==> v31 <==
==> flow/design.v (excerpt) <==
module ifft_top 
     (
         input   wire           clk           ,                 
         input   wire           rst           ,                 
		 input   wire           ifft_enable   ,                 
		 input   wire  [15:0]   in_0_real     ,                 
         input   wire  [15:0]   in_1_real     ,                 
         input   wire  [15:0]   in_2_real     ,                 
         input   wire  [15:0]   in_3_real     ,                 
         input   wire  [15:0]   in_4_real     ,                 
         input   wire  [15:0]   in_5_real     ,                 
         input   wire  [15:0]   in_6_real     ,                 
         input   wire  [15:0]   in_7_real     ,                 
         input   wire  [15:0]   in_8_real     ,                 
         input   wire  [15:0]   in_9_real     ,                 
         input   wire  [15:0]   in_10_real    ,                 
         input   wire  [15:0]   in_11_real    ,                 
		 input   wire  [15:0]   in_0_imag     ,                 
         input   wire  [15:0]   in_1_imag     ,                 
         input   wire  [15:0]   in_2_imag     ,                 
         input   wire  [15:0]   in_3_imag     ,                 
         input   wire  [15:0]   in_4_imag     ,                 
         input   wire  [15:0]   in_5_imag     ,                 
         input   wire  [15:0]   in_6_imag     ,                 
         input   wire  [15:0]   in_7_imag     ,                 
         input   wire  [15:0]   in_8_imag     ,                 
         input   wire  [15:0]   in_9_imag     ,                 
         input   wire  [15:0]   in_10_imag    ,                 
         input   wire  [15:0]   in_11_imag    ,                 
		 output  wire  [15:0]   ifft_out_real ,                 
		 output  wire  [15:0]   ifft_out_imag ,                 
		 output  wire           finish                          
     );
make LEC_CHECK=0 CAP_MARGIN=20 CELL_PAD_IN_SITES_GLOBAL_PLACEMENT=0 CORE_ASPECT_RATIO=1.12 CORE_MARGIN=2 CORE_UTILIZATION=71 CTS_CLUSTER_SIZE=65 GPL_ROUTABILITY_DRIVEN=0 GPL_TIMING_DRIVEN=1 MAX_ROUTING_LAYER=met5 MIN_ROUTING_LAYER=met1 PLACE_DENSITY_LB_ADDON=0.01 SETUP_SLACK_MARGIN=2.65 SLEW_MARGIN=15 TNS_END_PERCENT=40 finish   # period 13.7 ns
run.sh (not shown) runs the stock make flow with config.mk's settings and CLKGATE_MAP_FILE=.
==> inputs of v7, as changes to v31 <==
==> flow/config.mk (replaced) <==
export PLATFORM = sky130hd
export DESIGN_NAME = ifft_top
export DESIGN_NICKNAME = ifft_top
export VERILOG_FILES = /design/flow/design.v
export SDC_FILE = /design/flow/constraint.sdc
export NUM_CORES = 4
export LEC_CHECK = 0
export CAP_MARGIN = 20
export CORE_MARGIN = 2
export CORE_UTILIZATION = 68
export SLEW_MARGIN = 20
==> flow/constraint.sdc (replaced) <==
create_clock -name core_clock -period 9.08 [get_ports {clk}]
set_input_delay 1.8160 -clock core_clock [delete_from_list [all_inputs] [get_ports {clk}]]
set_output_delay 1.8160 -clock core_clock [all_outputs]
set_load 0.01 [all_outputs]
==> inputs of v14, as changes to v31 <==
==> flow/config.mk (replaced) <==
export PLATFORM = sky130hd
export DESIGN_NAME = ifft_top
export DESIGN_NICKNAME = ifft_top
export VERILOG_FILES = /design/flow/design.v
export SDC_FILE = /design/flow/constraint.sdc
export NUM_CORES = 4
export LEC_CHECK = 0
export CAP_MARGIN = 20
export CORE_MARGIN = 2
export CORE_UTILIZATION = 62
export SLEW_MARGIN = 20
==> flow/constraint.sdc (replaced) <==
create_clock -name core_clock -period 15.1 [get_ports {clk}]
set_input_delay 3.0200 -clock core_clock [delete_from_list [all_inputs] [get_ports {clk}]]
set_output_delay 3.0200 -clock core_clock [all_outputs]
set_load 0.01 [all_outputs]
==> metrics.csv <==
metric,value,unit
outcome,"complete, but fails checks",
layout check faults,setup timing,
min setup slack post-route,-0.2421,ns
portion of the layout cell area used by non-clock buffers,8.776,%
Hold Path Origin,p2s_imag.r_9[1],
sequential fraction of design power,53.7,%
initial antenna violation count,61,
minimum setup slack among reg-to-reg paths,2.71,ns
Final setup violation count,8,
inverter tally of the final layout excluding the clock network,1048,
multi-input gate share of the layout cell area,46.82,%
overall global routing resource usage,46.94,%
met3 track demand over resource,17.95,%
# the run above: v31

==> metrics.csv <==
metric,value,unit
outcome,"complete, but fails checks",
min setup slack post-route,-3.528,ns
met3 track demand over resource,12.29,%
overall global routing resource usage,45.87,%
Final setup violation count,544,
inverter tally of the final layout excluding the clock network,1047,
layout check faults,setup timing,
# the run above: v7

==> metrics.csv <==
metric,value,unit
outcome,no timing/DRC/antenna violations,
portion of the layout cell area used by non-clock buffers,6.672,%
inverter tally of the final layout excluding the clock network,1047,
overall global routing resource usage,38.66,%
multi-input gate share of the layout cell area,46.61,%
initial antenna violation count,61,
met3 track demand over resource,9.170,%
minimum setup slack among reg-to-reg paths,4.09,ns
min setup slack post-route,0.2839,ns
Final setup violation count,0,
Hold Path Origin,p2s_real.r_1[14],
# the run above: v14


---

==> 09-06: inputs <==
ifft_top again, from the RTL that the note above started with.
// ifft_top
module ifft_top 
     (
         input   wire           clk           ,                 
         input   wire           rst           ,                 
		 input   wire           ifft_enable   ,                 
		 input   wire  [15:0]   in_0_real     ,                 
         input   wire  [15:0]   in_1_real     ,                 
         input   wire  [15:0]   in_2_real     ,                 
         input   wire  [15:0]   in_3_real     ,                 
         input   wire  [15:0]   in_4_real     ,                 
         input   wire  [15:0]   in_5_real     ,                 
         input   wire  [15:0]   in_6_real     ,                 
         input   wire  [15:0]   in_7_real     ,                 
         input   wire  [15:0]   in_8_real     ,                 
         input   wire  [15:0]   in_9_real     ,                 
         input   wire  [15:0]   in_10_real    ,                 
         input   wire  [15:0]   in_11_real    ,                 
		 input   wire  [15:0]   in_0_imag     ,                 
         input   wire  [15:0]   in_1_imag     ,                 
         input   wire  [15:0]   in_2_imag     ,                 
         input   wire  [15:0]   in_3_imag     ,                 
         input   wire  [15:0]   in_4_imag     ,                 
         input   wire  [15:0]   in_5_imag     ,                 
         input   wire  [15:0]   in_6_imag     ,                 
         input   wire  [15:0]   in_7_imag     ,                 
         input   wire  [15:0]   in_8_imag     ,                 
         input   wire  [15:0]   in_9_imag     ,                 
         input   wire  [15:0]   in_10_imag    ,                 
         input   wire  [15:0]   in_11_imag    ,                 
		 output  wire  [15:0]   ifft_out_real ,                 
		 output  wire  [15:0]   ifft_out_imag ,                 
		 output  wire           finish                          
     );
Settings: LEC_CHECK=0, ABC_AREA=1, CAP_MARGIN=20, CELL_PAD_IN_SITES_GLOBAL_PLACEMENT=0, CORE_ASPECT_RATIO=1.12, CORE_MARGIN=2, CORE_UTILIZATION=58, CTS_CLUSTER_SIZE=61, GPL_ROUTABILITY_DRIVEN=1, GPL_TIMING_DRIVEN=1, MAX_ROUTING_LAYER=met5, MIN_ROUTING_LAYER=met1, PLACE_DENSITY=0.42, SETUP_SLACK_MARGIN=2.65, SLEW_MARGIN=15, TNS_END_PERCENT=100; clock period 13.4 ns.
==> 09-22: changes against 09-06 <==
Settings changed: ABC_AREA 1 to default, CELL_PAD_IN_SITES_GLOBAL_PLACEMENT 0 to default, CORE_ASPECT_RATIO 1.12 to default, CORE_UTILIZATION 58 to 52, CTS_CLUSTER_SIZE 61 to default, GPL_ROUTABILITY_DRIVEN 1 to default, GPL_TIMING_DRIVEN 1 to default, MAX_ROUTING_LAYER met5 to default, MIN_ROUTING_LAYER met1 to default, PLACE_DENSITY 0.42 to default, SETUP_SLACK_MARGIN 2.65 to default, SLEW_MARGIN 15 to 20, TNS_END_PERCENT 100 to 10.
==> flow/constraint.sdc (replaced) <==
create_clock -name core_clock -period 13.3 [get_ports {clk}]
set_input_delay 2.6600 -clock core_clock [delete_from_list [all_inputs] [get_ports {clk}]]
set_output_delay 2.6600 -clock core_clock [all_outputs]
set_load 0.01 [all_outputs]
==> 10-28: changes against 09-06 <==
Settings changed: ABC_AREA 1 to default, CELL_PAD_IN_SITES_GLOBAL_PLACEMENT 0 to 1, CORE_UTILIZATION 58 to 60, CTS_CLUSTER_SIZE 61 to 65, GPL_ROUTABILITY_DRIVEN 1 to 0, GPL_TIMING_DRIVEN 1 to 0, PLACE_DENSITY 0.42 to default.
==> flow/constraint.sdc (replaced) <==
create_clock -name core_clock -period 12.9 [get_ports {clk}]
set_input_delay 2.5800 -clock core_clock [delete_from_list [all_inputs] [get_ports {clk}]]
set_output_delay 2.5800 -clock core_clock [all_outputs]
set_load 0.01 [all_outputs]
==> results <==
09-06 finished with timing, DRC and antenna clean. 09-22 completed, yet does not pass: negative setup slack. 10-28 ran to the end with violations: negative setup slack. Between 09-06 and 10-28, the lower synthesized area is in 10-28 (gap about 2.3%, measured against 10-28). The lowest count of clock-buffer cells in the layout belongs to 10-28, the highest to 09-06. Total power, highest first: 10-28, 09-22, 09-06. Between 09-06 and 10-28, the lower global-route usage is in 09-06 (gap 4.1 points). In 10-28 the hold slack is higher than in 09-06, by 39 ps. The highest critical path depth belongs to 09-06, the lowest to 09-22. First-iteration DRC count: 09-22 is lower than 09-06 (23%).
==> figures <==
Clock buf/inv share: 10-28 3.74%; 09-06 3.81%; 09-22 4.05%
Switching Fraction: 10-28 22.3%; 09-06 22.4%; 09-22 21.7%
Antenna violations before repair: 10-28 78; 09-06 52; 09-22 45
Final cycle utilization of the critical path: 10-28 108%; 09-06 94.3%; 09-22 100%
Peak per-stage delay on the critical path: 10-28 660 ps; 09-06 560 ps; 09-22 650 ps
Power per standard cell area: 10-28 79.5 nW/µm²; 09-06 76.5 nW/µm²; 09-22 80.3 nW/µm²
Run status: 10-28 complete, but fails checks; 09-06 finished clean; 09-22 complete, but fails checks
Violated checks: 10-28 negative setup slack; 09-06 -; 09-22 negative setup slack
Transition time at the pin with the least slew margin: 10-28 1300 ps; 09-06 1120 ps; 09-22 1180 ps
Synth Area in Simple Gates: 10-28 12.1%; 09-06 14.2%; 09-22 12.1%
Post-synthesis cell area: 10-28 80,700 µm²; 09-06 82,600 µm²; 09-22 80,700 µm²
Latency at later pin: 10-28 820 ps; 09-06 810 ps; 09-22 770 ps
Complex Gates by Area: 10-28 6.30%; 09-06 8.82%; 09-22 6.30%
Number of cell rows: 10-28 142; 09-06 146; 09-22 144
Endpoint of the worst register-to-register path: 10-28 ram_2_imag.mem[8][13]; 09-06 ram_1_imag.mem[3][14]; 09-22 ram_2_real.mem[7][14]
Leak pwr: 10-28 0.0425 µW; 09-06 0.0453 µW; 09-22 0.0421 µW
First-pass GRT wire length: 10-28 414,000 µm; 09-06 410,000 µm; 09-22 385,000 µm

---

==> fjord: inputs <==
ifft_top again, from the RTL that the note above started with.
==> flow/config.mk <==
export PLATFORM = sky130hd
export DESIGN_NAME = ifft_top
export DESIGN_NICKNAME = ifft_top
export VERILOG_FILES = /design/flow/design.v
export SDC_FILE = /design/flow/constraint.sdc
export NUM_CORES = 4
export LEC_CHECK = 0
export CAP_MARGIN = 20
export CORE_MARGIN = 2
export CORE_UTILIZATION = 71
export CTS_CLUSTER_DIAMETER = 131
export CTS_CLUSTER_SIZE = 24
export SETUP_SLACK_MARGIN = 1.89
export SLEW_MARGIN = 20
==> flow/constraint.sdc <==
create_clock -name core_clock -period 12.9 [get_ports {clk}]
set_input_delay 2.5800 -clock core_clock [delete_from_list [all_inputs] [get_ports {clk}]]
set_output_delay 2.5800 -clock core_clock [all_outputs]
set_load 0.01 [all_outputs]
==> nickel: changes against fjord <==
Settings changed: CORE_UTILIZATION 71 to 44, CTS_CLUSTER_DIAMETER 131 to not set, CTS_CLUSTER_SIZE 24 to not set, SETUP_SLACK_MARGIN 1.89 to not set.
==> flow/constraint.sdc (replaced) <==
create_clock -name core_clock -period 11.7 [get_ports {clk}]
set_input_delay 2.3400 -clock core_clock [delete_from_list [all_inputs] [get_ports {clk}]]
set_output_delay 2.3400 -clock core_clock [all_outputs]
set_load 0.01 [all_outputs]
==> quartz: changes against fjord <==
Settings changed: CORE_UTILIZATION 71 to 52, CTS_CLUSTER_DIAMETER 131 to not set, CTS_CLUSTER_SIZE 24 to not set, SETUP_SLACK_MARGIN 1.89 to 3.12, TNS_END_PERCENT set to 10.
==> flow/constraint.sdc (replaced) <==
create_clock -name core_clock -period 11.0 [get_ports {clk}]
set_input_delay 2.2000 -clock core_clock [delete_from_list [all_inputs] [get_ports {clk}]]
set_output_delay 2.2000 -clock core_clock [all_outputs]
set_load 0.01 [all_outputs]
==> results <==
                                                                         fjord                    nickel                    quartz
Status                                                  finished with violations  finished with violations  finished with violations
Reasons for failing layout checks                           negative setup slack      negative setup slack      negative setup slack
Number of post-CTS setup repair buffers                                       45                        35                        51
Worst hold margin                                                       0.475 ns                  0.460 ns                  0.453 ns
Via count of the first global-routing pass                                63,800                    60,800                    60,600
Non-clock buffer share of cell area                                        0.112                     0.121                     0.127
Flop-to-flop setup slack                                                 2.35 ns                   1.45 ns                   0.75 ns
Sequential power                                                         4.15 mW                   4.57 mW                   4.87 mW
Setup Viol. Count Final                                                       23                        32                        32
Crit path max fanout                                                          13                         7                         7
All-Layer GR Usage                                                         0.452                     0.281                     0.341
Worst-Margin Slew                                                        1.21 ns                   1.21 ns                   1.19 ns
Met3 Routed Length                                                     31,000 um                 18,000 um                 20,100 um
Combinational cell fraction of total power                                 0.053                     0.041                     0.042
Worst Clk Skew                                                         0.0531 ns                 0.0541 ns                  0.144 ns
Net Sw Power                                                             1.43 mW                   1.89 mW                   2.03 mW
Global-route wire length before repair                                388,000 um                391,000 um                396,000 um
Clock buf count                                                               92                       134                       165
Cell Count Post-Placement                                                  9,802                    10,900                    10,600
Number of warnings in the stage logs                                         101                       111                        93
Critical Path End                                              ifft_out_imag[14]         ifft_out_imag[15]         ifft_out_imag[15]
Comb. cell area                                                      44,400 um^2               44,100 um^2               44,600 um^2
Minimum setup slack in the final design                                -0.483 ns                  -1.24 ns                  -1.82 ns
Number of buffers inserted during clock tree synthesis                        55                       111                       121

---

==> inputs of run D <==
Starting RTL as in the previous note.
Settings: LEC_CHECK=0, ABC_AREA=1, CAP_MARGIN=20, CORE_MARGIN=9, CORE_UTILIZATION=40, CTS_CLUSTER_SIZE=49, GPL_TIMING_DRIVEN=0, HOLD_SLACK_MARGIN=0.04, MIN_ROUTING_LAYER=met1, PLACE_DENSITY_LB_ADDON=0.28, SETUP_SLACK_MARGIN=1.71, SLEW_MARGIN=20; clock period 7.79 ns.
==> run C (differences from run D) <==
Settings changed: ABC_AREA 1 to not set, CORE_MARGIN 9 to 2, CORE_UTILIZATION 40 to 58, CTS_CLUSTER_SIZE 49 to not set, GPL_TIMING_DRIVEN 0 to not set, HOLD_SLACK_MARGIN 0.04 to not set, MIN_ROUTING_LAYER met1 to not set, PLACE_DENSITY_LB_ADDON 0.28 to not set, SETUP_SLACK_MARGIN 1.71 to 1.39.
==> flow/constraint.sdc (replaced) <==
create_clock -name core_clock -period 8.76 [get_ports {clk}]
set_input_delay 1.7520 -clock core_clock [delete_from_list [all_inputs] [get_ports {clk}]]
set_output_delay 1.7520 -clock core_clock [all_outputs]
set_load 0.01 [all_outputs]
==> qor summary <==
| quantity | run C | run D |
|---|---|---|
| Run status | failed layout checks | failed layout checks |
| Violated checks | setup timing | setup timing |
| Wire length the detailed router placed on met1 | 102000 um | 129200 um |
| Post-synthesis instance area | 80700 sq um | 82590 sq um |
| # fillers | 9823 | 18610 |
| Number of non-clock buffers in the layout | 1418 | 1150 |
| First-pass GRT wire length | 394000 um | 464000 um |
| Amount of wire on met2 after detailed routing | 124900 um | 144800 um |
| Remaining max-slew budget at the tightest pin | 20.51% | 20.62% |
| Switching power summed over all nets | 2536 uW | 3067 uW |
| Multiplexer share of the synthesized area | 6.885% | 1.260% |
| Number of buffers added by the clock tree synthesis step | 115 | 119 |
| Antenna Cells | 21 | 31 |
| Reg clk slew, reported paths | 60 ps | 70 ps |
| Simple logic cell fraction of the synthesized area | 12.13% | 14.18% |
| Final Net Count | 10350 | 11120 |

---

==> inputs of build 46 <==
Starting RTL as in the previous note.
// ifft_top
module ifft_top 
     (
         input   wire           clk           ,                 
         input   wire           rst           ,                 
		 input   wire           ifft_enable   ,                 
		 input   wire  [15:0]   in_0_real     ,                 
         input   wire  [15:0]   in_1_real     ,                 
         input   wire  [15:0]   in_2_real     ,                 
         input   wire  [15:0]   in_3_real     ,                 
         input   wire  [15:0]   in_4_real     ,                 
         input   wire  [15:0]   in_5_real     ,                 
         input   wire  [15:0]   in_6_real     ,                 
         input   wire  [15:0]   in_7_real     ,                 
         input   wire  [15:0]   in_8_real     ,                 
         input   wire  [15:0]   in_9_real     ,                 
         input   wire  [15:0]   in_10_real    ,                 
         input   wire  [15:0]   in_11_real    ,                 
		 input   wire  [15:0]   in_0_imag     ,                 
         input   wire  [15:0]   in_1_imag     ,                 
         input   wire  [15:0]   in_2_imag     ,                 
         input   wire  [15:0]   in_3_imag     ,                 
         input   wire  [15:0]   in_4_imag     ,                 
         input   wire  [15:0]   in_5_imag     ,                 
         input   wire  [15:0]   in_6_imag     ,                 
         input   wire  [15:0]   in_7_imag     ,                 
         input   wire  [15:0]   in_8_imag     ,                 
         input   wire  [15:0]   in_9_imag     ,                 
         input   wire  [15:0]   in_10_imag    ,                 
         input   wire  [15:0]   in_11_imag    ,                 
		 output  wire  [15:0]   ifft_out_real ,                 
		 output  wire  [15:0]   ifft_out_imag ,                 
		 output  wire           finish                          
     );
export LEC_CHECK = 0
export CAP_MARGIN = 20
export CORE_MARGIN = 2
export CORE_UTILIZATION = 69
export CTS_CLUSTER_SIZE = 24
export SETUP_SLACK_MARGIN = 2.37
export SLEW_MARGIN = 20
create_clock -name core_clock -period 12.9 [get_ports {clk}]
==> inputs of build 92, as changes to build 46 <==
CORE_UTILIZATION = 58   (was 69)
CTS_CLUSTER_SIZE = not set   (was 24)
SETUP_SLACK_MARGIN = 2.52   (was 2.37)
==> flow/constraint.sdc (replaced) <==
create_clock -name core_clock -period 8.72 [get_ports {clk}]
set_input_delay 1.7440 -clock core_clock [delete_from_list [all_inputs] [get_ports {clk}]]
set_output_delay 1.7440 -clock core_clock [all_outputs]
set_load 0.01 [all_outputs]
==> inputs of build 27, as changes to build 46 <==
CELL_PAD_IN_SITES_GLOBAL_PLACEMENT = 1   (was not set)
CORE_ASPECT_RATIO = 1.12   (was not set)
CORE_UTILIZATION = 47   (was 69)
CTS_CLUSTER_SIZE = 61   (was 24)
GPL_ROUTABILITY_DRIVEN = 0   (was not set)
GPL_TIMING_DRIVEN = 1   (was not set)
MAX_ROUTING_LAYER = met5   (was not set)
MIN_ROUTING_LAYER = met1   (was not set)
PLACE_DENSITY = 0.42   (was not set)
SETUP_SLACK_MARGIN = 2.65   (was 2.37)
SLEW_MARGIN = 15   (was 20)
TNS_END_PERCENT = 100   (was not set)
==> results.ini <==
[timing]
layout_setup_ws_ns = -3.716
setup_viol = 544

[global_routing]
globalRouteMet1Util = 0.4954

[run_status]
status = failed layout checks
so_faults = setup timing

(the above is from build 92)
==> results.ini <==
[run_status]
so_faults = setup timing
status = failed layout checks

[timing]
layout_setup_ws_ns = -0.3560
setup_viol = 17

(the above is from build 27)
==> results.ini <==
[run_status]
so_faults = setup timing
status = failed layout checks

[timing]
layout_setup_ws_ns = -0.2952
setup_viol = 17

[global_routing]
globalRouteMet1Util = 0.5689

(the above is from build 46)
Power figures rest on the tool's default switching activity, not on a simulated workload.
